<file path="flow/constraint.sdc">
create_clock -name core_clock -period 32.9 [get_ports {clk}]
set_input_delay 6.5800 -clock core_clock [delete_from_list [all_inputs] [get_ports {clk}]]
set_output_delay 6.5800 -clock core_clock [all_outputs]
set_load 0.01 [all_outputs]
</file>
<file path="flow/config.mk">
export PLATFORM = sky130hd
export DESIGN_NAME = adder_32bit
export DESIGN_NICKNAME = adder_32bit
export VERILOG_FILES = /design/flow/design.v
export SDC_FILE = /design/flow/constraint.sdc
export NUM_CORES = 4
export LEC_CHECK = 0
export CAP_MARGIN = 20
export CELL_PAD_IN_SITES_GLOBAL_PLACEMENT = 1
export CORE_ASPECT_RATIO = 1.34
export CORE_MARGIN = 2
export CORE_UTILIZATION = 54
export GPL_ROUTABILITY_DRIVEN = 1
export HOLD_SLACK_MARGIN = 0.29
export MIN_ROUTING_LAYER = met1
export PLACE_DENSITY_LB_ADDON = 0.23
export SLEW_MARGIN = 15
</file>
<file path="flow/run.sh">
#!/bin/bash
# the make line also repeats each setting of config.mk as NAME=value (left out here)
make -C /OpenROAD-flow-scripts/flow DESIGN_CONFIG=/design/flow/config.mk WORK_HOME=/design/flow/orfs CLKGATE_MAP_FILE= finish
</file>
<file path="flow/design.v">
`timescale 1ns / 1ps
module CompareAndShift32Bit (
    input [7:0] exp_a,
    input [7:0] exp_b,
    input [23:0] man_a,
    input [23:0] man_b,
    output reg [23:0] al_man_a,
    output reg [23:0] al_man_b,
    output reg [7:0] shift
);
    always @(*) begin
        if (exp_a > exp_b) begin
            shift = exp_a - exp_b;
            al_man_a = man_a;
            al_man_b = man_b >> shift;
        end else begin
            shift = exp_b - exp_a;
            al_man_a = man_a >> shift;
            al_man_b = man_b;
        end
    end
endmodule
`timescale 1ns / 1ps
module Addition32Bit (
    input sign_a,
    input sign_b,
    input [23:0] a,b,
    output reg [24:0] res,
    output reg sign_res
    );
    always @(*) begin
        if (sign_a == sign_b) begin
            sign_res = sign_a;   
            res = a+b;
        end
        else if (a >= b) begin
            res = a - b;
            sign_res = sign_a;
        end
        else begin
            res = b - a;
            sign_res = sign_b;
        end
    end
endmodule	
`timescale 1ns / 1ps
module Normalization32Bit (
    input [24:0] res,
    input [7:0] exp_base,
    output reg [23:0] man_res,
    output reg [7:0] exp_res,
    output reg overflow
);
    reg [24:0] normalized_result;
    integer i;
    always @(*) begin
        normalized_result = res;
        exp_res = exp_base;
        if (normalized_result[24]) begin
            normalized_result = normalized_result >> 1;
            exp_res = exp_base + 1;
        end else begin
            for (i = 0; i < 24; i = i + 1) begin
                if (normalized_result[23] == 0 && exp_res > 0) begin
                    normalized_result = normalized_result << 1;
                    exp_res = exp_res - 1;
                end
            end
            if (normalized_result == 25'b0)
                exp_res = 8'b0;
        end
        man_res = normalized_result[23:0];
        overflow = (exp_res >= 8'b11111111);
    end
endmodule
`timescale 1ns / 1ps
module adder_32bit(
    input clk,
    input rst,
    input [31:0] i_a,
    input [31:0] i_b,
    input i_vld,
    output reg [31:0] o_res,
    output reg o_res_vld,
    output reg overflow
);
wire [7:0] shift;
wire [23:0] al_man_a, al_man_b;
wire sign_a, sign_b, sign_res;
wire [7:0] exp_a, exp_b, exp_res;
wire [23:0] man_a, man_b, man_res;
wire [24:0] res;
wire operation_overflow;
assign sign_a = i_a[31];
assign sign_b = i_b[31];
assign exp_a = i_a[30:23];
assign exp_b = i_b[30:23];
assign man_a = (exp_a == 8'b0) ? {1'b0, i_a[22:0]} : {1'b1, i_a[22:0]};  
assign man_b = (exp_b == 8'b0) ? {1'b0, i_b[22:0]} : {1'b1, i_b[22:0]};
wire is_nan_a = ((exp_a == 8'b11111111) && (man_a[22:0] != 0));  
wire is_nan_b = ((exp_b == 8'b11111111) && (man_b[22:0] != 0));
wire is_inf_a = ((exp_a == 8'b11111111) && (man_a[22:0] == 0));
wire is_inf_b = ((exp_b == 8'b11111111) && (man_b[22:0] == 0));
wire is_zero_a = ((i_a[30:0] == 0));  
wire is_zero_b = ((i_b[30:0] == 0));
CompareAndShift32Bit u_CompareAndShift32Bit (
    .exp_a(exp_a),           
    .exp_b(exp_b),           
    .man_a(man_a),           
    .man_b(man_b),           
    .al_man_a(al_man_a),     
    .al_man_b(al_man_b),     
    .shift(shift)            
);
Addition32Bit u_Addition32Bit (
    .sign_a(sign_a),         
    .sign_b(sign_b),         
    .a(al_man_a),            
    .b(al_man_b),            
    .res(res),               
    .sign_res(sign_res)      
);
Normalization32Bit u_Normalization32Bit (
    .res(res),                                   
    .exp_base((exp_a > exp_b) ? exp_a : exp_b),  
    .man_res(man_res),                           
    .exp_res(exp_res),                           
    .overflow(operation_overflow)                
);
always @(posedge clk or posedge rst) begin
    if (rst) begin
        o_res <= 32'b0;
        o_res_vld <= 1'b0;
        overflow <= 1'b0;
    end else if (i_vld) begin
        if (is_nan_a || is_nan_b || (is_inf_a && is_inf_b && (sign_a != sign_b))) begin
            o_res <= 32'h7FC00000;  
            overflow <= 1'b1;
        end 
        else if (is_inf_a || is_inf_b) begin
            o_res <= is_inf_a ? i_a : i_b;  
            overflow <= 1'b1;
        end 
        else if (is_zero_a && is_zero_b) begin
            o_res <= 32'b0;  
            overflow <= 1'b0;
        end 
        else begin
        o_res <= {sign_res, exp_res, man_res[22:0]};
        o_res_vld <= 1'b1;
        overflow <= operation_overflow;
        end
        o_res_vld <= 1'b1;
    end else begin
        o_res_vld <= 1'b0;
    end
end
endmodule
</file>
==> results_dict.tcl, run 1 <==
# metrics dict for downstream scripts
set metrics [dict create \
    dieWidth_um 185 \
    ys_seq_share_pct 3.58 \
    die_h_um 247 \
    yosysMostFrequentCell "nand2_1" \
    fp_util_pct 54.3 \
    avgSynthCellArea_um2 6.40 \
    cts_hold_buf 0 \
    netlist.area_leader.share_pct 13.4 \
    gp_congestion 1.15 \
    synth_top_cell_by_area "mux2i_1" \
    synthAdderAreaFrac_pct 6.47 \
    grt_overflow_total 106 \
    yosys.area_share.simple_pct 29.1 \
    mux_share_pct 18.1 \
    io_pins 101 \
    xor_share_pct 3.78 \
    root_buffer "clkbuf_16" \
    cts_sinks 34 \
    aoi_share_pct 33.1 \
    io_buffers 100 \
    status "aborted with a tool error" \
    dpl.hpwl_um 84200 \
    h-tree-depth 2 \
    top_cells_by_count "nand2_1 (500), nor2_1 (453), a21oi_1 (369)" \
    syn_inst 3712 \
    ys_cells 3712 \
    grt_use_total_pct 76.7 \
    lastStage "5_1_grt" \
    yosys_warnings 4 \
    async_flop_share_pct 100 \
    numCtsBuffers 5 \
    stop_error "[ERROR GRT-0232] Routing congestion too high. Check the congestion heatmap in the GUI." \
    fp.coreArea_mm2 0.0438 \
    ys_area_mm2 0.0238 \
    numSynthFlops 34 \
    row_count 89 \
    synth_cell_types 121 \
    synth.logic.top_family "AND-OR/OR-AND gates" \
    fp_nets 3898 \
    synth_area_mm2 0.0238 \
    synth-edff-count 0 \
    place_worst_setup_slack_ns -4.20 \
    ys.flop_type "dfrtp_1" \
    cts_buffer_depth 2 \
    synthTopCellsByArea "mux2i_1 (13%), nand2_1 (7.9%), a21oi_1 (7.8%), nor2_1 (7.2%), ha_1 (6.0%)" \
    dieArea_mm2 0.0457 \
    placedCellCount 5397 \
]
## through the flow
| step | utilization [%] | instance area [um^2] |
|---|---|---|
| CTS | 84.5 | 37000 |
| global placement | 79.3 | 34700 |
| floorplan | - | 25400 |
| detailed placement | 79.3 | 34700 |
## timing repair
action | 4_1_cts
setup endpoints to repair | 32
pin swaps | 149
cloned | 3
resized | 240
setup buffers | 143
## per-layer routing
layer,global-route usage [%],overflow
met1,75.3,3
met2,93.5,50
met3,61.2,4
met4,79.9,49
met5,25.9,0
==> inputs of run 2 (changes only) <==
- CELL_PAD_IN_SITES_GLOBAL_PLACEMENT: 1 -> 3
- CORE_ASPECT_RATIO: 1.34 -> unset
- CORE_UTILIZATION: 54 -> 40
- CTS_CLUSTER_DIAMETER: unset -> 116
- GPL_ROUTABILITY_DRIVEN: 1 -> 0
- HOLD_SLACK_MARGIN: 0.29 -> 0.3
- MAX_ROUTING_LAYER: unset -> met5
- MIN_ROUTING_LAYER: met1 -> unset
- PLACE_DENSITY_LB_ADDON: 0.23 -> 0.15
- SETUP_SLACK_MARGIN: unset -> -2.0
- SLEW_MARGIN: 15 -> 20
- TNS_END_PERCENT: unset -> 60
- clock period: 32.9 -> 40.0 ns (I/O delays scaled with it)
==> run 2 against run 1 <==
The flow stops in 3_1_place_gp_skip_io; synthesized area is the same; synthesized cell count unchanged; die area increased by 34%.
==> results_dict.tcl, run 2 <==
# metrics dict for downstream scripts
set metrics [dict create \
    netlist.area_leader.share_pct 13.4 \
    die_h_um 248 \
    status "aborted with a tool error" \
    fp_util_pct 40.3 \
    row_count 89 \
    ys_seq_share_pct 3.58 \
    fp_nets 3898 \
    synthTopCellsByArea "mux2i_1 (13%), nand2_1 (7.9%), a21oi_1 (7.8%), nor2_1 (7.2%), ha_1 (6.0%)" \
    synth-edff-count 0 \
    syn_inst 3712 \
    ys_cells 3712 \
    synthAdderAreaFrac_pct 6.47 \
    ys_area_mm2 0.0238 \
    numSynthFlops 34 \
    synth_cell_types 121 \
    fp.coreArea_mm2 0.0589 \
    async_flop_share_pct 100 \
    mux_share_pct 18.1 \
    dieWidth_um 248 \
    synth_top_cell_by_area "mux2i_1" \
    aoi_share_pct 33.1 \
    yosys.area_share.simple_pct 29.1 \
    synth.logic.top_family "AND-OR/OR-AND gates" \
    xor_share_pct 3.78 \
    lastStage "3_1_place_gp_skip_io" \
    dieArea_mm2 0.0614 \
    avgSynthCellArea_um2 6.40 \
    synth_area_mm2 0.0238 \
    top_cells_by_count "nand2_1 (500), nor2_1 (453), a21oi_1 (369)" \
    stop_error "[ERROR FLW-0024] Place density exceeds 1.0 (current PLACE_DENSITY_LB_ADDON =  0.15). Please check if the value of  PLACE_DENSITY_LB_ADDON is between 0 and 0.99." \
    yosysMostFrequentCell "nand2_1" \
    ys.flop_type "dfrtp_1" \
    yosys_warnings 4 \
]
==> inputs of run 3 (changes only) <==
- ABC_AREA: unset -> 1
- CELL_PAD_IN_SITES_GLOBAL_PLACEMENT: 3 -> unset
- CORE_UTILIZATION: 40 -> 64
- CTS_CLUSTER_DIAMETER: 116 -> 243
- CTS_CLUSTER_SIZE: unset -> 98
- GPL_ROUTABILITY_DRIVEN: 0 -> unset
- HOLD_SLACK_MARGIN: 0.3 -> unset
- MAX_ROUTING_LAYER: met5 -> unset
- PLACE_DENSITY_LB_ADDON: 0.15 -> unset
- SETUP_SLACK_MARGIN: -2.0 -> unset
- TNS_END_PERCENT: 60 -> 20
- clock period: 40.0 -> 21.8 ns (I/O delays scaled with it)
==> run 3 against run 2 <==
The flow stops in 5_1_grt; die area fell by 26%; synthesized cell count grew 34%; synthesized area is 17% higher.
==> results_dict.tcl, run 3 <==
# metrics dict for downstream scripts
set metrics [dict create \
    placedCellCount 6699 \
    dpl.hpwl_um 86500 \
    fp.coreArea_mm2 0.0430 \
    ys_seq_share_pct 3.05 \
    synthAdderAreaFrac_pct 5.48 \
    xor_share_pct 1.70 \
    row_count 76 \
    synth_top_cell_by_area "nand2_1" \
    async_flop_share_pct 100 \
    stop_error "[ERROR GRT-0116] Global routing finished with congestion. Check the congestion regions in the DRC Viewer." \
    cts_sinks 34 \
    synth-edff-count 0 \
    yosysMostFrequentCell "nand2_1" \
    synth_cell_types 85 \
    mux_share_pct 0.323 \
    fp_nets 5160 \
    synth.logic.top_family "simple AND/OR/NAND/NOR gates" \
    lastStage "5_1_grt" \
    cts_hold_buf 0 \
    netlist.area_leader.share_pct 17.5 \
    numSynthFlops 34 \
    ys.flop_type "dfrtp_1" \
    ys_cells 4974 \
    dieWidth_um 213 \
    top_cells_by_count "nand2_1 (1301), nor2_1 (612), inv_1 (571)" \
    root_buffer "clkbuf_16" \
    gp_congestion 1.06 \
    io_buffers 100 \
    synth_area_mm2 0.0279 \
    placed_cell_area_mm2 0.0382 \
    synthTopCellsByArea "nand2_1 (18%), nor2_1 (8.2%), inv_1 (7.7%), nand2_2 (6.5%), o21ai_0 (6.2%)" \
    avgSynthCellArea_um2 5.60 \
    status "aborted with a tool error" \
    cts_buffer_depth 2 \
    h-tree-depth 2 \
    grt_overflow_total 323 \
    syn_inst 4974 \
    yosys_warnings 4 \
    dieArea_mm2 0.0452 \
    io_pins 101 \
    fp_util_pct 64.8 \
    yosys.area_share.simple_pct 55.8 \
    numCtsBuffers 5 \
    die_h_um 213 \
    ys_area_mm2 0.0279 \
    grt_use_total_pct 77.4 \
    aoi_share_pct 18.1 \
]
==> run 3: layer usage <==
metal | GRT usage [%] | GRT overflow
met1 | 75.5 | 1
met5 | 13.7 | 0
met3 | 56.1 | 3
met2 | 97.4 | 189
met4 | 88.2 | 130
==> run 3: stage by stage <==
step	TNS, ns	setup WS (ns)
3_5_place_dp	-219.43	-7.27
3_3_place_gp	-171.63	-5.71
4_1_cts	-164.32	-5.52
2_1_floorplan	-204.75	-6.81
==> run 3: what timing repair did <==
| item | in CTS |
|---|---|
| buffers inserted | 118 |
| endpoints found under the setup margin | 32 |
| gates resized | 353 |
| pin swaps | 152 |
| cloned | 6 |
==> inputs of run 4 (changes only) <==
- CORE_UTILIZATION: 64 -> 40
- CTS_CLUSTER_DIAMETER: 243 -> 220
- GPL_ROUTABILITY_DRIVEN: unset -> 0
- PLACE_DENSITY_LB_ADDON: unset -> 0.07
- TNS_END_PERCENT: 20 -> 30
- clock period: 21.8 -> 40.0 ns (I/O delays scaled with it)
==> run 4 against run 3 <==
The run now finishes clean; synthesized cell count unchanged; synthesized area unchanged; die area increased by 59%.
==> results_dict.tcl, run 4 <==
# flow metrics
set metrics [dict create \
    fin_ws_ns 2.62 \
    finish.net_count 5131 \
    cts_hold_buf 0 \
    rr_worst_depth 2 \
    path_max_fanout 27 \
    synth_top_cell_by_area "nand2_1" \
    numCtsBuffers 5 \
    fp_nets 5160 \
    io_buffers 100 \
    r2r_end "o_res[1]" \
    vias 30275 \
    ys_area_mm2 0.0279 \
    synth.logic.top_family "simple AND/OR/NAND/NOR gates" \
    final_area_mm2 0.0293 \
    crit_path_top_delay_cell "clkdlybuf4s50_1" \
    h-tree-depth 2 \
    dieArea_mm2 0.0718 \
    synth_cell_types 85 \
    grt_pass1_vias 27504 \
    fmax_ghz 0.0268 \
    diodes 0 \
    fp_util_pct 40.5 \
    cts.clk_slew.worst_paths_ns 0.07 \
    netlist.area_leader.share_pct 17.5 \
    fin_crit_ns 37.38 \
    first_pass_iters 6 \
    top_cells_by_count "nand2_1 (1301), nor2_1 (612), inv_1 (571)" \
    top_layer "met4" \
    mux_share_pct 0.323 \
    async_flop_share_pct 100 \
    met3_length_um 4270 \
    finalSetupViolations 0 \
    synth_area_mm2 0.0279 \
    wl_um 95300 \
    drv_cap 0 \
    status "complete, no violations" \
    dpl.hpwl_um 79500 \
    r2r-start "o_res[1]" \
    ys.flop_type "dfrtp_1" \
    worst_ep_arrival_time_ns 37.54 \
    startpoint_type "input pin" \
    synth-edff-count 0 \
    placedCellCount 5838 \
    crit_end "overflow" \
    setup-tns-final_ns 0 \
    wl_met1_um 47600 \
    hold_viol 0 \
    grt_antenna_before_repair 0 \
    crit_type "in2reg" \
    reg2reg_slack_ns 39.12 \
    drt-initial-drc-count 2585 \
    fin_cells 5877 \
    cts_tree "built" \
    synthTopCellsByArea "nand2_1 (18%), nor2_1 (8.2%), inv_1 (7.7%), nand2_2 (6.5%), o21ai_0 (6.2%)" \
    yosys_warnings 4 \
    cts_sinks 34 \
    root_buffer "clkbuf_16" \
    row_count 96 \
    fp.coreArea_mm2 0.0688 \
    ys_seq_share_pct 3.05 \
    required_ns 40.16 \
    startpoint "i_a[23]" \
    yosysMostFrequentCell "nand2_1" \
    worstHoldEndpoint "o_res[17]" \
    ys_cells 4974 \
    die_h_um 268 \
    wl_met2_um 41600 \
    grt_max_degree 77 \
    warnings 84 \
    drv_slew 0 \
    numSynthFlops 34 \
    synthAdderAreaFrac_pct 5.48 \
    syn_inst 4974 \
    timing.critical_path.buf_inv 19 \
    areaGrowthSynthToFinish_pct 5.00 \
    grt_use_total_pct 25.7 \
    finalClockSkew_ns 0 \
    n_fill_cell 7840 \
    detail-route-antenna-nets 0 \
    insertion_delay_ns 0.29 \
    crit_path_max_incr_delay_ns 0.52 \
    grt_overflow_total 0 \
    critPathTopFamily "simple AND/OR/NAND/NOR gates" \
    placed_cell_area_mm2 0.0286 \
    xor_share_pct 1.70 \
    io_pins 101 \
    place_worst_setup_slack_ns 0.528 \
    aoi_share_pct 18.1 \
    grt_pass1_wl_um 150000 \
    min-delay-start "o_res[17]" \
    path_depth 221 \
    timing.slew.headroom_pct 32.3 \
    yosys.area_share.simple_pct 55.8 \
    period_used_pct 93.4 \
    cts_buffer_depth 2 \
    min_path_type "reg2reg" \
    avgSynthCellArea_um2 5.60 \
    vias_per_cell 5.15 \
    wire_per_inst_um 16.2 \
    dieWidth_um 268 \
    worstSetupEndpointType "register" \
    route.detailed.drc 0 \
    cpMostUsedCell "nand2_1" \
    hold_depth 2 \
    worst_pin_slew_ns 1.00 \
]
==> run 4: per-layer routing <==
metal	vias up	global-route usage [%]
li1	15779	-
met5	-	0
met3	122	1.69
met1	13616	37.4
met2	758	41.8
met4	0	4.76
==> run 4: cell type report <==
cell class | count | area [um^2] | area share (%)
tap | 931 | 1160 | 3.98
clock buffer | 5 | 125 | 0.428
inverter | 669 | 2660 | 9.09
sequential | 34 | 851 | 2.91
clock inverter | 3 | 68.8 | 0.235
timing repair inverter | 2 | 15.0 | 0.0513
multi-input combinational | 4079 | 22900 | 78.4
timing repair buffer | 154 | 1430 | 4.90
==> run 4: timing repair <==
| item | in CTS | in global routing |
|---|---|---|
| setup endpoints to repair | 0 | 32 |
| setup buffers | 0 | 24 |
| resized | 0 | 52 |
==> run 4: metrics by stage <==
step	hold WS (ns)	utilization (%)
after global placement	0.467	41.5
final	0.482	42.5
after floorplan	0.513	-
after global routing	0.504	42.5
after detailed placement	0.472	41.5
after CTS	0.489	41.8
==> inputs of run 5 (changes only) <==
- ABC_AREA: 1 -> unset
- CELL_PAD_IN_SITES_GLOBAL_PLACEMENT: unset -> 1
- CORE_ASPECT_RATIO: unset -> 0.5
- CORE_MARGIN: 2 -> 7
- CORE_UTILIZATION: 40 -> 46
- CTS_CLUSTER_DIAMETER: 220 -> unset
- CTS_CLUSTER_SIZE: 98 -> 10
- HOLD_SLACK_MARGIN: unset -> -0.0
- MIN_ROUTING_LAYER: unset -> met1
- PLACE_DENSITY_LB_ADDON: 0.07 -> 0.11
- SLEW_MARGIN: 20 -> 15
- TNS_END_PERCENT: 30 -> 10
- clock period: 40.0 -> 44.3 ns (I/O delays scaled with it)
==> run 5 against run 4 <==
Still clean on timing, DRC and antenna; first-iteration DRC count shrank 1.4%; cell count down 24%; register-to-register slack better by 4.3 ns; routed wire length fell by 9.9%; die area decreased by 18%; critical path depth shrank 47; worst hold slack improved by 0.030 ns; final area decreased by 6.6%; synthesized area is 15% lower; core utilization grew 11 points; setup slack got worse by 0.77 ns; highest routed layer unchanged.
==> results_dict.tcl, run 5 <==
# flow metrics
set metrics [dict create \
    fp_util_pct 47.0 \
    netlist.area_leader.share_pct 13.4 \
    cts_buffer_depth 2 \
    yosys_warnings 4 \
    vias_per_cell 6.28 \
    h-tree-depth 2 \
    ys_cells 3712 \
    grt_antenna_before_repair 0 \
    finalClockSkew_ns 0 \
    hold_viol 0 \
    die_h_um 175 \
    grt_overflow_total 0 \
    yosysMostFrequentCell "nand2_1" \
    drv_slew 0 \
    hold_depth 2 \
    min_path_type "reg2reg" \
    top_cells_by_count "nand2_1 (500), nor2_1 (453), a21oi_1 (369)" \
    period_used_pct 95.8 \
    avgSynthCellArea_um2 6.40 \
    mux_share_pct 18.1 \
    syn_inst 3712 \
    crit_path_max_incr_delay_ns 0.58 \
    startpoint_type "input pin" \
    crit_end "o_res[25]" \
    wire_per_inst_um 19.3 \
    first_pass_iters 6 \
    worst_pin_slew_ns 1.11 \
    r2r-start "overflow" \
    crit_type "in2reg" \
    reg2reg_slack_ns 43.37 \
    synth_cell_types 121 \
    areaGrowthSynthToFinish_pct 15.0 \
    diodes 0 \
    yosys.area_share.simple_pct 29.1 \
    final_area_mm2 0.0273 \
    path_depth 174 \
    synth.logic.top_family "AND-OR/OR-AND gates" \
    finalSetupViolations 0 \
    dieWidth_um 335 \
    io_pins 101 \
    grt_max_degree 72 \
    status "complete, no violations" \
    worst_ep_arrival_time_ns 42.61 \
    drv_cap 0 \
    startpoint "i_a[23]" \
    row_count 58 \
    cts_tree "built" \
    vias 28014 \
    synthAdderAreaFrac_pct 6.47 \
    cts_hold_buf 0 \
    critPathTopFamily "AND-OR/OR-AND gates" \
    synth_area_mm2 0.0238 \
    root_buffer "clkbuf_16" \
    timing.slew.headroom_pct 25.5 \
    drt-initial-drc-count 2550 \
    fp.coreArea_mm2 0.0506 \
    finish.net_count 3954 \
    warnings 85 \
    dieArea_mm2 0.0586 \
    required_ns 44.47 \
    aoi_share_pct 33.1 \
    synth-edff-count 0 \
    worstSetupEndpointType "register" \
    synthTopCellsByArea "mux2i_1 (13%), nand2_1 (7.9%), a21oi_1 (7.8%), nor2_1 (7.2%), ha_1 (6.0%)" \
    worstHoldEndpoint "o_res[24]" \
    io_buffers 100 \
    min-delay-start "o_res[24]" \
    fp_nets 3898 \
    grt_use_total_pct 27.2 \
    dpl.hpwl_um 70000 \
    cpMostUsedCell "ha_4" \
    ys.flop_type "dfrtp_1" \
    setup-tns-final_ns 0 \
    async_flop_share_pct 100 \
    synth_top_cell_by_area "mux2i_1" \
    detail-route-antenna-nets 0 \
    timing.critical_path.buf_inv 26 \
    wl_um 85900 \
    ys_seq_share_pct 3.58 \
    xor_share_pct 3.78 \
    grt_pass1_vias 25362 \
    crit_path_top_delay_cell "clkdlybuf4s50_1" \
    grt_pass1_wl_um 137000 \
    cts_sinks 34 \
    fin_crit_ns 42.45 \
    rr_worst_depth 2 \
    fmax_ghz 0.0236 \
    path_max_fanout 31 \
    r2r_end "overflow" \
    ys_area_mm2 0.0238 \
    route.detailed.drc 0 \
    numSynthFlops 34 \
    insertion_delay_ns 0.28 \
    placed_cell_area_mm2 0.0266 \
    numCtsBuffers 5 \
    cts.clk_slew.worst_paths_ns 0.05 \
]
==> run 5: layout make-up <==
| type | instances | area [um^2] |
|---|---|---|
| Clock inverter | 1 | 30.0 |
| Timing Repair Buffer | 240 | 2080 |
| Clock buffer | 6 | 139 |
| Fill cell | 5135 | 23300 |
| Inverter | 165 | 629 |
| Multi-Input combinational cell | 3322 | 22700 |
| Tap cell | 690 | 863 |
| Sequential cell | 34 | 851 |
==> run 5: metrics by stage <==
step           hold slack [ns]  std cells  worst slack (ns)  utilization [%]
6_report                 0.513       4458              1.85             54.0
5_1_grt                  0.545       4458            -0.199             54.0
4_1_cts                  0.520       4425            0.0225             53.0
3_5_place_dp             0.507       4412             -1.11             52.6
3_3_place_gp             0.497       4412            -0.257             52.6
2_1_floorplan            0.525       3712            -0.299                -
==> run 5: repair_timing <==
item                                    CTS  global route
pin swaps                                 4            15
resized                                   1            52
buffers inserted                          3            32
endpoints found under the setup margin   31            32
cloned                                    3             1
==> run 5: routing by layer <==
metal  global-route usage [%]  vias to the layer above  wire length [um]
met5                        0                        -                 0
met2                     43.7                     1047             37600
met1                     38.9                    13003             40900
met3                     2.31                      153              4900
met4                     7.46                        0              2580
li1                         -                    13811                 -
==> inputs of run 6 (changes only) <==
- ABC_AREA: unset -> 1
- CELL_PAD_IN_SITES_GLOBAL_PLACEMENT: 1 -> unset
- CORE_ASPECT_RATIO: 0.5 -> unset
- CORE_MARGIN: 7 -> 2
- CORE_UTILIZATION: 46 -> 72
- CTS_CLUSTER_SIZE: 10 -> 98
- GPL_ROUTABILITY_DRIVEN: 0 -> unset
- HOLD_SLACK_MARGIN: -0.0 -> unset
- MIN_ROUTING_LAYER: met1 -> unset
- PLACE_DENSITY_LB_ADDON: 0.11 -> unset
- SLEW_MARGIN: 15 -> 20
- TNS_END_PERCENT: 10 -> 5
- clock period: 44.3 -> 38.1 ns (I/O delays scaled with it)
==> run 6 against run 5 <==
Worst hold slack got worse by 0.027 ns; routed wire length is 0.11% higher; cell count up 23%; first-iteration DRC count is 33% higher; largest cell class unchanged; highest routed layer is now met5.
==> results_dict.tcl, run 6 <==
# flow metrics
set metrics [dict create \
    placedCellCount 5437 \
    ys.flop_type "dfrtp_1" \
    syn_inst 4974 \
    path_depth 226 \
    grt_max_degree 63 \
    worst_pin_slew_ns 0.995 \
    yosys_warnings 4 \
    gp_congestion 1.08 \
    route.detailed.drc 0 \
    aoi_share_pct 18.1 \
    synth.logic.top_family "simple AND/OR/NAND/NOR gates" \
    synthAdderAreaFrac_pct 5.48 \
    reg2reg_slack_ns 37.26 \
    synth_cell_types 85 \
    fp_util_pct 72.4 \
    vias 31715 \
    period_used_pct 94.9 \
    h-tree-depth 2 \
    dpl.hpwl_um 68800 \
    fmax_ghz 0.0277 \
    numSynthFlops 34 \
    ys_cells 4974 \
    ys_seq_share_pct 3.05 \
    dieArea_mm2 0.0403 \
    top_layer "met5" \
    cpMostUsedCell "nand2_4" \
    required_ns 38.26 \
    crit_type "in2reg" \
    crit_path_max_incr_delay_ns 0.50 \
    io_pins 101 \
    startpoint "i_a[23]" \
    grt_pass1_wl_um 136000 \
    synthTopCellsByArea "nand2_1 (18%), nor2_1 (8.2%), inv_1 (7.7%), nand2_2 (6.5%), o21ai_0 (6.2%)" \
    drv_slew 0 \
    synth_area_mm2 0.0279 \
    cts_tree "built" \
    yosys.area_share.simple_pct 55.8 \
    fp.coreArea_mm2 0.0385 \
    finalClockSkew_ns 0 \
    root_buffer "clkbuf_16" \
    die_h_um 201 \
    wl_met2_um 38200 \
    row_count 72 \
    ys_area_mm2 0.0279 \
    status "complete, no violations" \
    avgSynthCellArea_um2 5.60 \
    cts_sinks 34 \
    crit_end "overflow" \
    areaGrowthSynthToFinish_pct 4.31 \
    r2r-start "o_res[10]" \
    fp_nets 5160 \
    synth_top_cell_by_area "nand2_1" \
    grt_use_total_pct 39.7 \
    insertion_delay_ns 0.29 \
    netlist.area_leader.share_pct 17.5 \
    min_path_type "reg2reg" \
    critPathTopFamily "simple AND/OR/NAND/NOR gates" \
    diodes 0 \
    cts_buffer_depth 2 \
    grt_overflow_total 0 \
    startpoint_type "input pin" \
    grt_pass1_vias 27955 \
    numCtsBuffers 5 \
    drt-initial-drc-count 3391 \
    worstHoldEndpoint "o_res[5]" \
    met3_length_um 7760 \
    drv_cap 0 \
    path_max_fanout 23 \
    final_area_mm2 0.0291 \
    synth-edff-count 0 \
    hold_depth 2 \
    xor_share_pct 1.70 \
    worst_ep_arrival_time_ns 36.30 \
    finish.net_count 5164 \
    timing.critical_path.buf_inv 23 \
    cts.clk_slew.worst_paths_ns 0.05 \
    wire_per_inst_um 15.6 \
    hold_viol 0 \
    io_buffers 100 \
    vias_per_cell 5.77 \
    dieWidth_um 201 \
    finalSetupViolations 0 \
    detail-route-antenna-nets 0 \
    warnings 86 \
    grt_antenna_before_repair 2 \
    fin_cells 5497 \
    wl_um 86000 \
    async_flop_share_pct 100 \
    crit_path_top_delay_cell "clkdlybuf4s50_1" \
    worstSetupEndpointType "register" \
    cts_hold_buf 0 \
    rr_worst_depth 2 \
    yosysMostFrequentCell "nand2_1" \
    wl_met1_um 36300 \
    min-delay-start "o_res[5]" \
    fin_crit_ns 36.14 \
    first_pass_iters 8 \
    r2r_end "o_res[10]" \
    mux_share_pct 0.323 \
    placed_cell_area_mm2 0.0282 \
    top_cells_by_count "nand2_1 (1301), nor2_1 (612), inv_1 (571)" \
    timing.slew.headroom_pct 33.5 \
    n_fill_cell 3402 \
]
[run 6: layer usage]
metal | GRT usage, % | vias up
met5 | 0 | -
met4 | 15.2 | 4
met3 | 5.10 | 274
met2 | 64.9 | 1491
li1 | - | 15861
met1 | 53.3 | 14085
[run 6: area by class of cell]
class	count	area [um^2]	share of cell area, %
clock buffers	7	143	0.491
repair inverters	2	15.0	0.0516
clock inverters	1	5.00	0.0172
repair buffers	186	1670	5.73
well taps	518	648	2.23
inverters	669	2660	9.15
multi-input cells	4080	23100	79.4
flip-flops and latches	34	851	2.93
[run 6: metrics by stage]
stage	TNS (ns)	worst slack [ns]	util, %	hold slack, ns
after floorplan	0	4.73	-	0.513
after global placement	0	0.591	73.2	0.472
after detailed placement	-2.81	-0.411	73.2	0.469
after CTS	0	0.0632	73.6	0.488
after global routing	-1.69	-0.333	75.6	0.500
final	0	1.96	75.6	0.486
[run 6: timing repair]
item,CTS,global route
cloned,0,8
setup endpoints to repair,9,32
pin swaps,0,17
gates resized,1,73
setup buffers,0,44
==> inputs of run 7 (changes only) <==
- CTS_CLUSTER_DIAMETER: unset -> 362
- CTS_CLUSTER_SIZE: 98 -> 10
- SETUP_SLACK_MARGIN: unset -> 2.79
- TNS_END_PERCENT: 5 -> 10
- clock period: 38.1 -> 13.6 ns (I/O delays scaled with it)
==> run 7 against run 6 <==
Synthesized area is the same; die area did not move; synthesized cell count stayed put; the flow now stops in 3_5_place_dp.
==> results_dict.tcl, run 7 <==
# metrics dict for downstream scripts
set metrics [dict create \
    fp_util_pct 72.4 \
    stop_error "Error: detail_place.tcl, 38 bad optional access" \
    lastStage "3_5_place_dp" \
    synth-edff-count 0 \
    syn_inst 4974 \
    netlist.area_leader.share_pct 17.5 \
    status "aborted with a tool error" \
    fp.coreArea_mm2 0.0385 \
    xor_share_pct 1.70 \
    async_flop_share_pct 100 \
    ys_area_mm2 0.0279 \
    io_buffers 100 \
    die_h_um 201 \
    io_pins 101 \
    synth_top_cell_by_area "nand2_1" \
    gp_congestion 1.12 \
    row_count 72 \
    synth.logic.top_family "simple AND/OR/NAND/NOR gates" \
    ys.flop_type "dfrtp_1" \
    yosys_warnings 4 \
    aoi_share_pct 18.1 \
    synthTopCellsByArea "nand2_1 (18%), nor2_1 (8.2%), inv_1 (7.7%), nand2_2 (6.5%), o21ai_0 (6.2%)" \
    ys_seq_share_pct 3.05 \
    fp_nets 5160 \
    numSynthFlops 34 \
    avgSynthCellArea_um2 5.60 \
    dieWidth_um 201 \
    yosysMostFrequentCell "nand2_1" \
    synthAdderAreaFrac_pct 5.48 \
    mux_share_pct 0.323 \
    ys_cells 4974 \
    dieArea_mm2 0.0403 \
    yosys.area_share.simple_pct 55.8 \
    synth_area_mm2 0.0279 \
    top_cells_by_count "nand2_1 (1301), nor2_1 (612), inv_1 (571)" \
    synth_cell_types 85 \
]
==> run 7: stage by stage <==
stage	std cells	hold slack, ns	instance area (um^2)	setup slack [ns]
after global placement	6649	0.465	38300	-12.22
after floorplan	4974	0.513	28800	-13.37
==> inputs of run 8 (changes only) <==
- CTS_CLUSTER_DIAMETER: 362 -> unset
- CTS_CLUSTER_SIZE: 10 -> 98
- SETUP_SLACK_MARGIN: 2.79 -> unset
- TNS_END_PERCENT: 10 -> 5
- clock period: 13.6 -> 40.5 ns (I/O delays scaled with it)
==> run 8 against run 7 <==
The run now finishes clean; synthesized area is the same; synthesized cell count unchanged; die area unchanged.
==> results_dict.tcl, run 8 <==
# flow metrics
set metrics [dict create \
    cts_buffer_depth 2 \
    cts.clk_slew.worst_paths_ns 0.06 \
    ys.flop_type "dfrtp_1" \
    final_area_mm2 0.0287 \
    synth_area_mm2 0.0279 \
    timing.slew.headroom_pct 30.0 \
    io_buffers 100 \
    worstHoldEndpoint "o_res[21]" \
    hold_depth 2 \
    gp_congestion 1.08 \
    n_fill_cell 3315 \
    fp.coreArea_mm2 0.0385 \
    setup-tns-final_ns 0 \
    path_depth 223 \
    final_util_pct 74.6 \
    fin_crit_ns 38.21 \
    synth.logic.top_family "simple AND/OR/NAND/NOR gates" \
    cpMostUsedCell "nand2_4" \
    route.detailed.drc 0 \
    r2r_end "o_res[18]" \
    drv_slew 0 \
    row_count 72 \
    yosys_warnings 4 \
    wl_met2_um 38700 \
    min_path_type "reg2reg" \
    first_pass_iters 7 \
    grt_pass1_wl_um 138000 \
    fp_util_pct 72.4 \
    warnings 86 \
    fmax_ghz 0.0262 \
    grt_pass1_vias 27887 \
    top_layer "met5" \
    status "complete, no violations" \
    critPathTopFamily "simple AND/OR/NAND/NOR gates" \
    finalSetupViolations 0 \
    io_pins 101 \
    root_buffer "clkbuf_16" \
    wl_met1_um 36300 \
    synth_cell_types 85 \
    synth-edff-count 0 \
    ys_seq_share_pct 3.05 \
    crit_path_top_delay_cell "clkdlybuf4s50_1" \
    worst_pin_slew_ns 1.05 \
    yosys.area_share.simple_pct 55.8 \
    vias 31807 \
    numSynthFlops 34 \
    dpl.hpwl_um 71100 \
    placedCellCount 5423 \
    placed_cell_area_mm2 0.0281 \
    finish.net_count 5131 \
    path_max_fanout 33 \
    grt_antenna_before_repair 2 \
    required_ns 40.66 \
    ys_area_mm2 0.0279 \
    startpoint "i_a[26]" \
    insertion_delay_ns 0.29 \
    h-tree-depth 2 \
    cts_sinks 34 \
    dieArea_mm2 0.0403 \
    synth_top_cell_by_area "nand2_1" \
    min-delay-start "o_res[21]" \
    diodes 0 \
    finalClockSkew_ns 0 \
    detail-route-antenna-nets 0 \
    met3_length_um 8800 \
    yosysMostFrequentCell "nand2_1" \
    regArea_um2 851 \
    cts_tree "built" \
    hold_viol 0 \
    wl_um 87700 \
    startpoint_type "input pin" \
    crit_path_max_incr_delay_ns 0.58 \
    grt_max_degree 60 \
    timing.critical_path.buf_inv 21 \
    vias_per_cell 5.82 \
    worstSetupEndpointType "register" \
    comb_area_mm2 0.0230 \
    ys_cells 4974 \
    top_cells_by_count "nand2_1 (1301), nor2_1 (612), inv_1 (571)" \
    netlist.area_leader.share_pct 17.5 \
    avgSynthCellArea_um2 5.60 \
    rr_worst_depth 2 \
    drv_cap 0 \
    fp_nets 5160 \
    numCtsBuffers 5 \
    dieWidth_um 201 \
    worst_ep_arrival_time_ns 38.37 \
    grt_overflow_total 0 \
    reg2reg_slack_ns 39.67 \
    xor_share_pct 1.70 \
    period_used_pct 94.4 \
    wire_per_inst_um 16.0 \
    r2r-start "o_res[18]" \
    mux_share_pct 0.323 \
    drt-initial-drc-count 3405 \
    fin_cells 5464 \
    grt_use_total_pct 40.8 \
    areaGrowthSynthToFinish_pct 2.92 \
    synthAdderAreaFrac_pct 5.48 \
    aoi_share_pct 18.1 \
    synthTopCellsByArea "nand2_1 (18%), nor2_1 (8.2%), inv_1 (7.7%), nand2_2 (6.5%), o21ai_0 (6.2%)" \
    crit_type "in2reg" \
    crit_end "overflow" \
    async_flop_share_pct 100 \
    syn_inst 4974 \
    die_h_um 201 \
]
-- run 8: layout make-up --
cell class / count / share of cell area (%)
Clock buffer: 7 / 0.497
Clock inverter: 1 / 0.0174
Inverter: 669 / 9.27
Multi-Input combinational cell: 4084 / 80.1
Sequential cell: 34 / 2.97
Tap cell: 518 / 2.26
Timing Repair Buffer: 149 / 4.85
Timing Repair inverter: 2 / 0.0523
-- run 8: what timing repair did --
item	4_1_cts	5_1_grt
resized	0	41
endpoints found under the setup margin	0	32
setup buffers	0	21
hold buffers	0	0
-- run 8: metrics by stage --
step | setup slack [ns] | hold WS [ns]
after floorplan | 6.65 | 0.513
after global placement | 1.18 | 0.464
after detailed placement | -0.0312 | 0.472
after CTS | 0.184 | 0.489
after global routing | -0.0802 | 0.504
final | 2.29 | 0.488
-- run 8: layer usage --
metal  track usage, %  up-vias
li1                 -    15800
met1             53.1    14164
met2             67.1     1560
met3             6.88      279
met4             16.5        4
met5                0        -
==> inputs of run 9 (changes only) <==
- ABC_AREA: 1 -> unset
- CAP_MARGIN: 20 -> 40
- CORE_UTILIZATION: 72 -> 70
- CTS_CLUSTER_SIZE: 98 -> 41
- HOLD_SLACK_MARGIN: unset -> 0.3
- SETUP_SLACK_MARGIN: unset -> -2.0
- TNS_END_PERCENT: 5 -> unset
- clock period: 40.5 -> 35.4 ns (I/O delays scaled with it)
==> run 9 against run 8 <==
The run now fails in 5_1_grt; synthesized cell count decreased by 25%; die area decreased by 12%; synthesized area decreased by 15%.
==> results_dict.tcl, run 9 <==
# metrics dict for downstream scripts
set metrics [dict create \
    status "aborted with a tool error" \
    lastStage "5_1_grt" \
    stop_error "[ERROR GRT-0232] Routing congestion too high. Check the congestion heatmap in the GUI." \
    ys.flop_type "dfrtp_1" \
    fp_util_pct 71.0 \
    h-tree-depth 2 \
    synth.logic.top_family "AND-OR/OR-AND gates" \
    synth_area_mm2 0.0238 \
    io_buffers 100 \
    top_cells_by_count "nand2_1 (500), nor2_1 (453), a21oi_1 (369)" \
    numSynthFlops 34 \
    grt_overflow_total 179 \
    cts_buffer_depth 2 \
    synthTopCellsByArea "mux2i_1 (13%), nand2_1 (7.9%), a21oi_1 (7.8%), nor2_1 (7.2%), ha_1 (6.0%)" \
    avgSynthCellArea_um2 6.40 \
    gp_congestion 1.23 \
    yosys_warnings 4 \
    io_pins 101 \
    yosysMostFrequentCell "nand2_1" \
    placed_cell_area_mm2 0.0309 \
    fp_nets 3898 \
    ys_area_mm2 0.0238 \
    ys_cells 3712 \
    synth_cell_types 121 \
    netlist.area_leader.share_pct 13.4 \
    dieWidth_um 188 \
    cts_sinks 34 \
    placedCellCount 4771 \
    root_buffer "clkbuf_16" \
    place_worst_setup_slack_ns -2.31 \
    dpl.hpwl_um 83200 \
    numCtsBuffers 5 \
    async_flop_share_pct 100 \
    synthAdderAreaFrac_pct 6.47 \
    ys_seq_share_pct 3.58 \
    row_count 67 \
    cts_hold_buf 0 \
    yosys.area_share.simple_pct 29.1 \
    xor_share_pct 3.78 \
    fp.coreArea_mm2 0.0334 \
    synth-edff-count 0 \
    dieArea_mm2 0.0354 \
    synth_top_cell_by_area "mux2i_1" \
    syn_inst 3712 \
    die_h_um 188 \
    grt_use_total_pct 78.4 \
    mux_share_pct 18.1 \
    aoi_share_pct 33.1 \
]
run 9: routing by layer:
| metal | GRT overflow | GRT usage, % |
|---|---|---|
| met4 | 67 | 80.7 |
| met5 | 0 | 24.0 |
| met3 | 7 | 60.9 |
| met2 | 102 | 97.5 |
| met1 | 3 | 77.3 |
run 9: repair_timing:
item,in CTS
setup endpoints to repair,30
buffers inserted,1
gates cloned,0
gates resized,9
pin swaps,2
run 9: metrics by stage:
stage	hold WS, ns	setup TNS, ns
detailed placement	0.498	-67.39
floorplan	0.537	-232.05
global placement	0.488	-1.41
CTS	0.527	-57.76
==> inputs of run 10 (changes only) <==
- ABC_AREA: unset -> 1
- CAP_MARGIN: 40 -> 20
- CORE_UTILIZATION: 70 -> 69
- CTS_CLUSTER_SIZE: 41 -> 98
- HOLD_SLACK_MARGIN: 0.3 -> unset
- SETUP_SLACK_MARGIN: -2.0 -> unset
- clock period: 35.4 -> 38.2 ns (I/O delays scaled with it)
==> run 10 against run 9 <==
The run now finishes clean; die area grew 19%; synthesized area up 17%; synthesized cell count increased by 34%.
==> results_dict.tcl, run 10 <==
# flow metrics
set metrics [dict create \
    r2r_end "o_res[8]" \
    xor_share_pct 1.70 \
    startpoint_type "input pin" \
    fp.coreArea_mm2 0.0398 \
    worstHoldEndpoint "o_res[20]" \
    synth_cell_types 85 \
    detail-route-antenna-nets 0 \
    numCtsBuffers 5 \
    n_fill_cell 3725 \
    finalClockSkew_ns 0 \
    synthAdderAreaFrac_pct 5.48 \
    worst_pin_slew_ns 0.876 \
    path_max_fanout 21 \
    synth.logic.top_family "simple AND/OR/NAND/NOR gates" \
    final_util_pct 72.8 \
    wl_um 86800 \
    yosys.area_share.simple_pct 55.8 \
    grt_pass1_vias 27568 \
    hold_viol 0 \
    timing.slew.headroom_pct 41.5 \
    finish.net_count 5159 \
    ys_cells 4974 \
    numSynthFlops 34 \
    crit_path_top_delay_cell "a21boi_2" \
    grt_use_total_pct 38.9 \
    vias 31685 \
    drv_slew 0 \
    dieArea_mm2 0.0420 \
    synth-edff-count 0 \
    fmax_ghz 0.0277 \
    ys.flop_type "dfrtp_1" \
    route.detailed.drc 0 \
    min-delay-start "o_res[20]" \
    cts_sinks 34 \
    insertion_delay_ns 0.28 \
    hold_depth 2 \
    areaGrowthSynthToFinish_pct 4.02 \
    cts_tree "built" \
    dieWidth_um 205 \
    fp_util_pct 70.0 \
    min_path_type "reg2reg" \
    fp_nets 5160 \
    avgSynthCellArea_um2 5.60 \
    r2r-start "o_res[8]" \
    warnings 86 \
    placedCellCount 5437 \
    dpl.hpwl_um 70300 \
    rr_worst_depth 2 \
    async_flop_share_pct 100 \
    row_count 73 \
    drv_cap 0 \
    gp_congestion 1.07 \
    first_pass_iters 8 \
    io_pins 101 \
    drt-initial-drc-count 3544 \
    aoi_share_pct 18.1 \
    ys_area_mm2 0.0279 \
    netlist.area_leader.share_pct 17.5 \
    ys_seq_share_pct 3.05 \
    fin_crit_ns 36.06 \
    crit_path_max_incr_delay_ns 0.58 \
    finalSetupViolations 0 \
    critPathTopFamily "simple AND/OR/NAND/NOR gates" \
    grt_antenna_before_repair 0 \
    fin_cells 5500 \
    timing.critical_path.buf_inv 22 \
    wire_per_inst_um 15.8 \
    synth_top_cell_by_area "nand2_1" \
    yosysMostFrequentCell "nand2_1" \
    reg2reg_slack_ns 37.38 \
    status "complete, no violations" \
    top_cells_by_count "nand2_1 (1301), nor2_1 (612), inv_1 (571)" \
    grt_pass1_wl_um 136000 \
    cts_buffer_depth 2 \
    synth_area_mm2 0.0279 \
    worst_ep_arrival_time_ns 36.21 \
    syn_inst 4974 \
    synthTopCellsByArea "nand2_1 (18%), nor2_1 (8.2%), inv_1 (7.7%), nand2_2 (6.5%), o21ai_0 (6.2%)" \
    yosys_warnings 4 \
    mux_share_pct 0.323 \
    vias_per_cell 5.76 \
    grt_overflow_total 0 \
    period_used_pct 94.4 \
    h-tree-depth 2 \
    worstSetupEndpointType "register" \
    io_buffers 100 \
    crit_type "in2reg" \
    startpoint "i_a[23]" \
    root_buffer "clkbuf_16" \
    crit_end "overflow" \
    path_depth 220 \
    cts.clk_slew.worst_paths_ns 0.05 \
    grt_max_degree 78 \
    die_h_um 205 \
    required_ns 38.35 \
    cpMostUsedCell "nand2_1" \
]
==> run 10: layout make-up <==
| class | instances | area, um^2 | area share, % |
|---|---|---|---|
| antenna | 1 | 2.50 | 0.00863 |
| clock buffer | 6 | 129 | 0.445 |
| clock inverter | 2 | 13.8 | 0.0475 |
| inverter | 669 | 2660 | 9.17 |
| multi-input combinational | 4080 | 23000 | 79.4 |
| sequential | 34 | 851 | 2.93 |
| tap | 525 | 657 | 2.27 |
| timing repair buffer | 182 | 1650 | 5.71 |
| timing repair inverter | 1 | 7.51 | 0.0259 |
==> run 10: what timing repair did <==
item | in CTS | in global routing
hold buffers | 0 | 0
pin swaps | 0 | 16
gates cloned | 0 | 7
setup endpoints to repair | 7 | 32
setup buffers | 0 | 47
gates resized | 1 | 55
==> run 10: metrics by stage <==
| stage | hold WS, ns | setup slack [ns] | cell area [um^2] | setup TNS, ns |
|---|---|---|---|---|
| floorplan | 0.513 | 4.81 | 27900 | 0 |
| global placement | 0.468 | 0.449 | 28100 | 0 |
| detailed placement | 0.472 | -0.385 | 28100 | -2.54 |
| CTS | 0.485 | 0.0873 | 28300 | 0 |
| global route | 0.512 | -0.229 | 29000 | -0.918 |
| finish | 0.481 | 2.14 | 29000 | 0 |
==> run 10: metal layers <==
| layer | vias up | wire [um] | track usage [%] |
|---|---|---|---|
| met1 | 14203 | 37500 | 52.4 |
| met4 | 0 | 3570 | 14.5 |
| li1 | 15839 | - | - |
| met2 | 1404 | 38800 | 63.5 |
| met5 | - | 0 | 0 |
| met3 | 239 | 6990 | 4.45 |
==> inputs of run 11 (changes only) <==
- ABC_AREA: 1 -> 0
- CORE_UTILIZATION: 69 -> 61
- CTS_CLUSTER_DIAMETER: unset -> 397
- CTS_CLUSTER_SIZE: 98 -> unset
- PLACE_DENSITY: unset -> 0.35
- TNS_END_PERCENT: unset -> 5
- clock period: 38.2 -> 33.1 ns (I/O delays scaled with it)
==> run 11 against run 10 <==
The run now fails in 5_1_grt; synthesized area shrank 15%; die area fell by 3.5%; synthesized cell count shrank 25%.
==> results_dict.tcl, run 11 <==
# metrics dict for downstream scripts
set metrics [dict create \
    status "aborted with a tool error" \
    lastStage "5_1_grt" \
    stop_error "[ERROR GRT-0116] Global routing finished with congestion. Check the congestion regions in the DRC Viewer." \
    synthAdderAreaFrac_pct 6.47 \
    cts_buffer_depth 2 \
    synth-edff-count 0 \
    ys_area_mm2 0.0238 \
    io_buffers 100 \
    placed_cell_area_mm2 0.0344 \
    mux_share_pct 18.1 \
    fp_util_pct 61.6 \
    cts_hold_buf 0 \
    die_h_um 201 \
    netlist.area_leader.share_pct 13.4 \
    ys.flop_type "dfrtp_1" \
    top_cells_by_count "nand2_1 (500), nor2_1 (453), a21oi_1 (369)" \
    dieWidth_um 201 \
    synthTopCellsByArea "mux2i_1 (13%), nand2_1 (7.9%), a21oi_1 (7.8%), nor2_1 (7.2%), ha_1 (6.0%)" \
    ys_cells 3712 \
    row_count 72 \
    grt_use_total_pct 78.6 \
    numSynthFlops 34 \
    xor_share_pct 3.78 \
    numCtsBuffers 5 \
    cts_sinks 34 \
    ys_seq_share_pct 3.58 \
    grt_overflow_total 124 \
    fp.coreArea_mm2 0.0386 \
    yosys.area_share.simple_pct 29.1 \
    yosysMostFrequentCell "nand2_1" \
    yosys_warnings 4 \
    synth_area_mm2 0.0238 \
    async_flop_share_pct 100 \
    gp_congestion 1.13 \
    synth_top_cell_by_area "mux2i_1" \
    aoi_share_pct 33.1 \
    dieArea_mm2 0.0405 \
    synth.logic.top_family "AND-OR/OR-AND gates" \
    syn_inst 3712 \
    synth_cell_types 121 \
    fp_nets 3898 \
    dpl.hpwl_um 86300 \
    h-tree-depth 2 \
    root_buffer "clkbuf_16" \
    avgSynthCellArea_um2 6.40 \
    io_pins 101 \
]
## run 11: per-layer routing
| layer | GRT overflow | GRT usage (%) |
|---|---|---|
| met5 | 0 | 21.4 |
| met4 | 55 | 81.5 |
| met3 | 1 | 61.9 |
| met2 | 68 | 97.0 |
| met1 | 0 | 77.6 |
## run 11: repair_timing
action | CTS
resized | 204
endpoints found under the setup margin | 32
pin swaps | 129
cloned | 2
setup buffers | 84
## run 11: per-stage QoR
step	setup slack, ns	hold WS, ns	util [%]	TNS, ns	instances
after CTS	-2.02	0.529	93.5	-60.64	5395
after detailed placement	-4.12	0.506	89.2	-119.82	5302
after floorplan	-9.26	0.525	-	-291.69	3712
after global placement	-1.89	0.493	89.2	-55.07	5302
==> inputs of run 12 (changes only) <==
- ABC_AREA: 0 -> unset
- CELL_PAD_IN_SITES_GLOBAL_PLACEMENT: unset -> 0
- CORE_ASPECT_RATIO: unset -> 1.05
- CORE_UTILIZATION: 61 -> 66
- CTS_CLUSTER_DIAMETER: 397 -> 317
- GPL_ROUTABILITY_DRIVEN: unset -> 0
- HOLD_SLACK_MARGIN: unset -> -0.0
- MIN_ROUTING_LAYER: unset -> met1
- PLACE_DENSITY: 0.35 -> 0.58
- SLEW_MARGIN: 20 -> 15
- TNS_END_PERCENT: 5 -> unset
- clock period: 33.1 -> 52.8 ns (I/O delays scaled with it)
==> run 12 against run 11 <==
Now clean on timing, DRC and antenna; synthesized area stayed put; die area is 7.4% lower; synthesized cell count stayed put.
==> results_dict.tcl, run 12 <==
# flow metrics
set metrics [dict create \
    r2r_end "overflow" \
    min_path_type "reg2reg" \
    min-delay-start "o_res[29]" \
    cts.clk_slew.worst_paths_ns 0.05 \
    place_worst_setup_slack_ns -0.702 \
    startpoint "i_a[24]" \
    grt_overflow_total 0 \
    ys_area_mm2 0.0238 \
    wl_um 83700 \
    grt_max_degree 75 \
    die_h_um 198 \
    netlist.area_leader.share_pct 13.4 \
    crit_path_top_delay_cell "clkdlybuf4s50_1" \
    synth_area_mm2 0.0238 \
    synth.logic.top_family "AND-OR/OR-AND gates" \
    mux_share_pct 18.1 \
    ys_seq_share_pct 3.58 \
    yosysMostFrequentCell "nand2_1" \
    async_flop_share_pct 100 \
    startpoint_type "input pin" \
    warnings 86 \
    grt_pass1_vias 26735 \
    grt_pass1_wl_um 134000 \
    fp.coreArea_mm2 0.0356 \
    finalClockSkew_ns 0 \
    aoi_share_pct 33.1 \
    grt_antenna_before_repair 0 \
    vias 29236 \
    worst_pin_slew_ns 1.08 \
    diodes 0 \
    detail-route-antenna-nets 0 \
    numSynthFlops 34 \
    grt_use_total_pct 42.3 \
    critPathTopFamily "AND-OR/OR-AND gates" \
    ys_cells 3712 \
    placed_cell_area_mm2 0.0252 \
    row_count 71 \
    route.detailed.drc 0 \
    drv_cap 0 \
    root_buffer "clkbuf_16" \
    dieWidth_um 189 \
    status "complete, no violations" \
    cts_tree "built" \
    areaGrowthSynthToFinish_pct 8.23 \
    drv_slew 0 \
    required_ns 52.96 \
    n_fill_cell 3120 \
    synthAdderAreaFrac_pct 6.47 \
    io_buffers 100 \
    fmax_ghz 0.0199 \
    timing.slew.headroom_pct 27.2 \
    cts_hold_buf 0 \
    yosys_warnings 4 \
    hold_depth 2 \
    avgSynthCellArea_um2 6.40 \
    finish.net_count 3898 \
    path_depth 187 \
    worstSetupEndpointType "register" \
    xor_share_pct 3.78 \
    fin_crit_ns 50.29 \
    hold_viol 0 \
    dpl.hpwl_um 65800 \
    synth_cell_types 121 \
    finalSetupViolations 0 \
    synth_top_cell_by_area "mux2i_1" \
    ys.flop_type "dfrtp_1" \
    synthTopCellsByArea "mux2i_1 (13%), nand2_1 (7.9%), a21oi_1 (7.8%), nor2_1 (7.2%), ha_1 (6.0%)" \
    crit_type "in2reg" \
    vias_per_cell 6.98 \
    finalHoldWorstSlack_ns 0.501 \
    cpMostUsedCell "ha_1" \
    first_pass_iters 7 \
    syn_inst 3712 \
    wire_per_inst_um 20.0 \
    io_pins 101 \
    crit_path_max_incr_delay_ns 0.61 \
    final_util_pct 72.2 \
    path_max_fanout 35 \
    cts_sinks 34 \
    cts_buffer_depth 2 \
    fp_util_pct 66.7 \
    synth-edff-count 0 \
    dieArea_mm2 0.0375 \
    r2r-start "overflow" \
    regArea_um2 851 \
    fp_nets 3898 \
    worstHoldEndpoint "o_res[29]" \
    worst_ep_arrival_time_ns 50.45 \
    final_area_mm2 0.0257 \
    top_cells_by_count "nand2_1 (500), nor2_1 (453), a21oi_1 (369)" \
    numCtsBuffers 5 \
    drt-initial-drc-count 3132 \
    period_used_pct 95.2 \
    comb_area_mm2 0.0219 \
    crit_end "overflow" \
    h-tree-depth 2 \
    reg2reg_slack_ns 51.80 \
    insertion_delay_ns 0.28 \
    yosys.area_share.simple_pct 29.1 \
    fin_ws_ns 2.51 \
    timing.critical_path.buf_inv 29 \
    rr_worst_depth 2 \
]
[run 12: stage by stage]
stage          instances  TNS [ns]
6_report            4187         0
5_1_grt             4187    -0.732
4_1_cts             4162         0
3_5_place_dp        4153     -8.54
2_1_floorplan       3712         0
3_3_place_gp        4153         0
[run 12: routing by layer]
layer | wire (um) | track usage (%) | part of all wire, % | up-vias
li1 | - | - | - | 13677
met3 | 7760 | 7.07 | 9.3 | 389
met5 | 0 | 0 | 0 | -
met4 | 4910 | 22.5 | 5.9 | 0
met1 | 33100 | 52.3 | 40 | 13342
met2 | 37900 | 70.3 | 45 | 1828
[run 12: area by class of cell]
type	count	share of cell area, %
sequential	34	3.31
clock inverter	2	0.0487
multi-input combinational	3323	85.0
inverter	165	2.41
tap	474	2.31
timing repair buffer	183	6.36
clock buffer	6	0.540
[run 12: timing repair]
item	CTS	global route
resized	3	34
gates cloned	1	4
buffers inserted	0	19
pin swaps	1	6
endpoints found under the setup margin	21	32
==> inputs of run 13 (changes only) <==
- CELL_PAD_IN_SITES_GLOBAL_PLACEMENT: 0 -> unset
- CORE_ASPECT_RATIO: 1.05 -> unset
- CORE_UTILIZATION: 66 -> 65
- CTS_CLUSTER_DIAMETER: 317 -> unset
- GPL_ROUTABILITY_DRIVEN: 0 -> unset
- HOLD_SLACK_MARGIN: -0.0 -> -0.08
- MAX_ROUTING_LAYER: unset -> met4
- MIN_ROUTING_LAYER: met1 -> unset
- PLACE_DENSITY: 0.58 -> unset
- SETUP_SLACK_MARGIN: unset -> -0.27
- SLEW_MARGIN: 15 -> 20
- clock period: 52.8 -> 35.2 ns (I/O delays scaled with it)
==> run 13 against run 12 <==
The flow now stops in 5_1_grt; synthesized area did not move; synthesized cell count is the same; die area rose by 1.5%.
==> results_dict.tcl, run 13 <==
# metrics dict for downstream scripts
set metrics [dict create \
    status "aborted with a tool error" \
    ys_seq_share_pct 3.58 \
    synth-edff-count 0 \
    avgSynthCellArea_um2 6.40 \
    cts_hold_buf 0 \
    stop_error "[ERROR GRT-0116] Global routing finished with congestion. Check the congestion regions in the DRC Viewer." \
    die_h_um 195 \
    lastStage "5_1_grt" \
    ys.flop_type "dfrtp_1" \
    synthTopCellsByArea "mux2i_1 (13%), nand2_1 (7.9%), a21oi_1 (7.8%), nor2_1 (7.2%), ha_1 (6.0%)" \
    h-tree-depth 2 \
    ys_area_mm2 0.0238 \
    cts_buffer_depth 2 \
    ys_cells 3712 \
    yosys_warnings 4 \
    dieWidth_um 195 \
    io_pins 101 \
    grt_overflow_total 89 \
    fp.coreArea_mm2 0.0363 \
    io_buffers 100 \
    netlist.area_leader.share_pct 13.4 \
    top_cells_by_count "nand2_1 (500), nor2_1 (453), a21oi_1 (369)" \
    synth_area_mm2 0.0238 \
    root_buffer "clkbuf_16" \
    place_worst_setup_slack_ns -2.33 \
    synthAdderAreaFrac_pct 6.47 \
    syn_inst 3712 \
    placed_cell_area_mm2 0.0321 \
    numCtsBuffers 5 \
    grt_use_total_pct 71.7 \
    placedCellCount 4941 \
    cts_sinks 34 \
    mux_share_pct 18.1 \
    fp_nets 3898 \
    dieArea_mm2 0.0381 \
    dpl.hpwl_um 80200 \
    synth_cell_types 121 \
    synth.logic.top_family "AND-OR/OR-AND gates" \
    yosys.area_share.simple_pct 29.1 \
    row_count 70 \
    async_flop_share_pct 100 \
    yosysMostFrequentCell "nand2_1" \
    xor_share_pct 3.78 \
    fp_util_pct 65.5 \
    numSynthFlops 34 \
    synth_top_cell_by_area "mux2i_1" \
    aoi_share_pct 33.1 \
    gp_congestion 1.20 \
]
==> run 13: metrics by stage <==
step / TNS, ns / util, % / hold slack (ns)
2_1_floorplan: -237.17 / - / 0.537
3_3_place_gp: -9.29 / 88.4 / 0.489
3_5_place_dp: -65.65 / 88.4 / 0.499
4_1_cts: -8.94 / 92.5 / 0.512
==> run 13: timing repair <==
item / CTS
buffers inserted: 90
hold endpoints to repair: 0
cloned: 1
pin swaps: 113
setup endpoints to repair: 32
gates resized: 166
==> run 13: layer usage <==
| metal | GRT overflow | GRT usage (%) |
|---|---|---|
| met1 | 0 | 71.8 |
| met2 | 53 | 94.1 |
| met3 | 1 | 44.4 |
| met4 | 35 | 68.0 |
| met5 | - | - |
